Setup of run 1:
Design cordic_sin_cos, start of the top module:
module cordic_sin_cos(clk,rst,target_angle,x_res,y_res);
 input clk,rst;   
 input signed [19:0] target_angle;    
 output reg signed [19:0] x_res;  
 output reg signed [19:0] y_res;  
 wire signed [19:0] x_res_comb;  
 wire signed [19:0] y_res_comb;  
 reg signed [19:0] x [9:0];   
 reg signed [19:0] y [9:0];   
 wire signed[19:0] arc_tan [8:0];   
 reg  signed[19:0] z[8:0];   
 reg  d[8:0];  
 wire signed [19:0] target_angle_conv;   
 wire [2:0] quadrant_loc;  
 assign arc_tan[0] = {{6{1'b0}},10'b0000101101,4'b0000};    
 assign arc_tan[1] = {{6{1'b0}},10'b0000011010,4'b1001};    
 assign arc_tan[2] = {{6{1'b0}},10'b0000001110,4'b0000};    
 assign arc_tan[3] = {{6{1'b0}},10'b0000000111,4'b0010};    
 assign arc_tan[4] = {{6{1'b0}},10'b0000000011,4'b1001};    
 assign arc_tan[5] = {{6{1'b0}},10'b0000000001,4'b1100};    
 assign arc_tan[6] = {{6{1'b0}},10'b0000000000,4'b1110};    
 assign arc_tan[7] = {{6{1'b0}},10'b0000000000,4'b0111};    
 assign arc_tan[8] = {{6{1'b0}},10'b0000000000,4'b0011};    
 get_conv_target_angle conv_angle(.target_angle(target_angle),.target_angle_conv(target_angle_conv),.quadrant_loc(quadrant_loc));
 output_mapping out_map(.x(x[9][19:0]),.y(y[9][19:0]),.quadrant_loc(quadrant_loc),.x_res(x_res_comb),.y_res(y_res_comb));
 always@(posedge clk)
  begin
    if (rst == 0)
       begin
         x_res [19:0]     <= 20'b0;
  ...
For scale: ~3,100 cells after synthesis.
Settings: LEC_CHECK=0, CAP_MARGIN=20, CORE_MARGIN=2, CORE_UTILIZATION=63, SLEW_MARGIN=20; clock period 33.7 ns.
run.sh (not shown) runs the stock make flow with config.mk's settings and CLKGATE_MAP_FILE=.
Run 1 was carried through to the last stage, and its layout satisfied the timing, design-rule and antenna checks.
Here is what was changed in the inputs of run 2 compared with run 1.
Settings: putting TNS_END_PERCENT at 5 where nothing was set; putting GPL_TIMING_DRIVEN at 0 where nothing was set; swapping 63 for 40 in CORE_UTILIZATION; swapping 33.7 for 35.0 in the clock period (ns, I/O delays scaled along).
Findings:
- Having completed the whole flow, run 2 delivered a layout that passed the timing, design-rule and antenna checks.
- From run 2 to run 1, post-synthesis chip area from yosys did not move at all.
- Relative to run 1, the combined buffer and inverter count along the critical path of run 2 is higher by 2.
- Between run 2 and run 1, the post-route fraction of the period consumed by the critical path is higher for run 1.
- Between run 2 and run 1, it is run 2 whose buffers inserted during post-CTS setup optimization is higher, by 13.
- Summary — global-route usage, run 2 relative to run 1: lower, by 12 points.
- Hold slack (lower): run 1
Relative to run 2, the following input files were edited for run 3:
Settings: setting GPL_ROUTABILITY_DRIVEN to 1 for the first time; setting CTS_CLUSTER_SIZE to 67 for the first time; setting CTS_CLUSTER_DIAMETER to 350 for the first time; setting CELL_PAD_IN_SITES_DETAIL_PLACEMENT to 1 for the first time; changing CORE_MARGIN from 2 to 7; setting CELL_PAD_IN_SITES_GLOBAL_PLACEMENT to 1 for the first time; changing SLEW_MARGIN from 20 to 10; removing TNS_END_PERCENT (formerly 5); changing CAP_MARGIN from 20 to 0; setting SETUP_SLACK_MARGIN to 5.0 for the first time.
Findings:
Taking run 2 as the reference, in run 3 non-clock buffer count shows an increase of 300%; die area shows an increase of about 8%; non-clock buffer share of cell area shows an increase of 10 points; combinational fraction of the cell area shows a reduction of 7.6 points.
Inputs modified between run 3 and run 4:
Settings: clearing CELL_PAD_IN_SITES_GLOBAL_PLACEMENT, which used to be 1; clearing CTS_CLUSTER_SIZE, which used to be 67; clearing CELL_PAD_IN_SITES_DETAIL_PLACEMENT, which used to be 1; clearing GPL_TIMING_DRIVEN, which used to be 0; swapping 0 for 5 in CAP_MARGIN; swapping 7 for 2 in CORE_MARGIN; swapping 5.0 for -0.85 in SETUP_SLACK_MARGIN; swapping 40 for 32 in CORE_UTILIZATION; clearing GPL_ROUTABILITY_DRIVEN, which used to be 1; putting CORE_ASPECT_RATIO at 1.75 where nothing was set; putting TNS_END_PERCENT at 20 where nothing was set; swapping 10 for 15 in SLEW_MARGIN; clearing CTS_CLUSTER_DIAMETER, which used to be 350.
## What came out
- Summary of run 4 over run 3: setup slack after layout shrank by 3150 ps, largest net degree at the start of global routing higher.
- Critical path depth (run 4 vs. run 3) decreases by a few percent
- Run 4 completed every stage of the flow, and the final layout passed the timing, design-rule and antenna checks.

========
cordic_sin_cos again, from the RTL that the note above started with.
clock: 17.5 ns
lec_check: 0
abc_area: 1
cap_margin: 35
core_margin: 2
core_utilization: 68
cts_cluster_diameter: 383
cts_cluster_size: 18
setup_slack_margin: -0.98
slew_margin: 20
The starting point failed in detailed placement (3_5_place_dp) with DPL-0038.
==> next run, changes <==
Settings changed: ABC_AREA 1 to default, CAP_MARGIN 35 to 40, CTS_CLUSTER_DIAMETER 383 to default, CTS_CLUSTER_SIZE 18 to default, SETUP_SLACK_MARGIN -0.98 to -0.14, SLEW_MARGIN 20 to 35.
Clock period 17.5 ns to 28.8 ns, I/O delays scaled along.
What happened: This time the run never finished: it broke off in global routing (5_1_grt) on GRT-0232; synthesized area went down by 1.1%; die area went down by 1.1%; synthesized cell count went down by 13%.
==> next run, changes <==
Settings changed: CAP_MARGIN 40 to 5, CORE_UTILIZATION 68 to 32, SETUP_SLACK_MARGIN -0.14 to default, SLEW_MARGIN 35 to 20, TNS_END_PERCENT from default to 20.
Clock period 28.8 ns to 35.0 ns, I/O delays scaled along.
Result:
- The changed run produced a clean layout
- synthesized area stays the same
- die size grows by 110%
- synthesized cell count does not change
==> next run, changes <==
Settings changed: CAP_MARGIN 5 to 20, CORE_UTILIZATION 32 to 65, TNS_END_PERCENT 20 to default.
Clock period 35.0 ns to 27.5 ns, I/O delays scaled along.
This time the run did not get past clock tree synthesis (4_1_cts).
Die size went down by 50%.
Synthesized area does not change.
Synthesized cell count is unchanged.
==> next run, changes <==
Settings changed: CORE_UTILIZATION 65 to 40.
Clock period 27.5 ns to 35.0 ns, I/O delays scaled along.
=> The changed run finished clean. Die size goes up by 61%. Synthesized area stays the same. Synthesized cell count is unchanged.
==> next run, changes <==
Settings changed: CORE_UTILIZATION 40 to 64.
Clock period 35.0 ns to 17.5 ns, I/O delays scaled along.
Now the flow died in detailed placement (3_5_place_dp) (DPL-0033). Synthesized area is unchanged. Die area came out lower by 37%. Synthesized cell count is unchanged.

========
run A:
cordic_sin_cos again, from the RTL that the note above started with.
==> flow/design.v (excerpt) <==
module cordic_sin_cos(clk,rst,target_angle,x_res,y_res);
 input clk,rst;   
 input signed [19:0] target_angle;    
 output reg signed [19:0] x_res;  
 output reg signed [19:0] y_res;  
 wire signed [19:0] x_res_comb;  
 wire signed [19:0] y_res_comb;  
 reg signed [19:0] x [9:0];   
 reg signed [19:0] y [9:0];   
 wire signed[19:0] arc_tan [8:0];   
 reg  signed[19:0] z[8:0];   
 reg  d[8:0];  
 wire signed [19:0] target_angle_conv;   
 wire [2:0] quadrant_loc;  
 assign arc_tan[0] = {{6{1'b0}},10'b0000101101,4'b0000};    
 assign arc_tan[1] = {{6{1'b0}},10'b0000011010,4'b1001};    
 assign arc_tan[2] = {{6{1'b0}},10'b0000001110,4'b0000};    
 assign arc_tan[3] = {{6{1'b0}},10'b0000000111,4'b0010};    
 assign arc_tan[4] = {{6{1'b0}},10'b0000000011,4'b1001};    
 assign arc_tan[5] = {{6{1'b0}},10'b0000000001,4'b1100};    
 assign arc_tan[6] = {{6{1'b0}},10'b0000000000,4'b1110};    
 assign arc_tan[7] = {{6{1'b0}},10'b0000000000,4'b0111};    
 assign arc_tan[8] = {{6{1'b0}},10'b0000000000,4'b0011};    
 get_conv_target_angle conv_angle(.target_angle(target_angle),.target_angle_conv(target_angle_conv),.quadrant_loc(quadrant_loc));
 output_mapping out_map(.x(x[9][19:0]),.y(y[9][19:0]),.quadrant_loc(quadrant_loc),.x_res(x_res_comb),.y_res(y_res_comb));
 always@(posedge clk)
  begin
    if (rst == 0)
       begin
  ...
clock: 17.5 ns
lec_check: 0
cap_margin: 35
core_margin: 2
core_utilization: 68
cts_cluster_size: 18
slew_margin: 20
Run A is listed as incomplete: the tool reported an error in detailed placement and the run ended there.
For run B, these inputs were changed with respect to run A:
# run A
export LEC_CHECK = 0
export CAP_MARGIN = 35
export CORE_MARGIN = 2
export CORE_UTILIZATION = 68
export CTS_CLUSTER_SIZE = 18
export SLEW_MARGIN = 20
create_clock -name core_clock -period 17.5 [get_ports {clk}]
# run B
export LEC_CHECK = 0
export CAP_MARGIN = 20
export CORE_MARGIN = 2
export CORE_UTILIZATION = 65
export SLEW_MARGIN = 20
create_clock -name core_clock -period 28.2 [get_ports {clk}]
Findings:
[compare] base=run A new=run B: area fraction in full adders, half adders and majority gates flat, total number of placement rows +2, core box area moved up. Run B: overall chip area 1600 um2 above run A. What ended run B was a tool error in global routing; the run never finished. Run status, run A: aborted in detailed placement, error DPL-0038. Compared with run A, run B shows a initial standard-cell utilization of the core that is 3.5 points lower.
Here is what was changed in the inputs of run C compared with run B.
# run B
export LEC_CHECK = 0
export CAP_MARGIN = 20
export CORE_MARGIN = 2
export CORE_UTILIZATION = 65
export SLEW_MARGIN = 20
create_clock -name core_clock -period 28.2 [get_ports {clk}]
# run C
export LEC_CHECK = 0
export CAP_MARGIN = 20
export CORE_MARGIN = 2
export CORE_UTILIZATION = 69
export CTS_CLUSTER_SIZE = 97
export SLEW_MARGIN = 20
create_clock -name core_clock -period 41.1 [get_ports {clk}]
### Flow results
Run C went all the way through synthesis, placement and routing and the layout is clean on timing, DRC and antenna. Taking run B as the reference point, the number of gates resized after CTS of run C falls by 216. Comparing run C and run B, the lower effective utilization at floorplan is on run B. The die used by run C is smaller than the one used by run B. From run C to run B, yosys stat chip area did not move at all. [compare] base=run B new=run C: area of the mapped netlist closely matched the old numbers, cell area after placement now smaller, number of cell rows fell 2. On pre-CTS setup slack: between run C and run B, it ends up higher for run C. Number of buffers inserted by post-CTS setup repair ended up 51 lower on run C than on run B. Comparing run C against run B, there is no change at all in number of clock sinks.
Setup changes, run C to run D
# run C
export LEC_CHECK = 0
export CAP_MARGIN = 20
export CORE_MARGIN = 2
export CORE_UTILIZATION = 69
export CTS_CLUSTER_SIZE = 97
export SLEW_MARGIN = 20
create_clock -name core_clock -period 41.1 [get_ports {clk}]
# run D
export LEC_CHECK = 0
export CAP_MARGIN = 20
export CORE_MARGIN = 2
export CORE_UTILIZATION = 58
export SETUP_SLACK_MARGIN = 4.65
export SLEW_MARGIN = 20
create_clock -name core_clock -period 28.2 [get_ports {clk}]
## What came out
Run D: ODB-0269 in global routing -> run aborted
In run D the starting density of the core turned out 11 points lower than in run C.
Placed instance count was lower in run C than in run D.
Taking run D over run C, the routability congestion estimate from global placement ratio works out to 0.949.
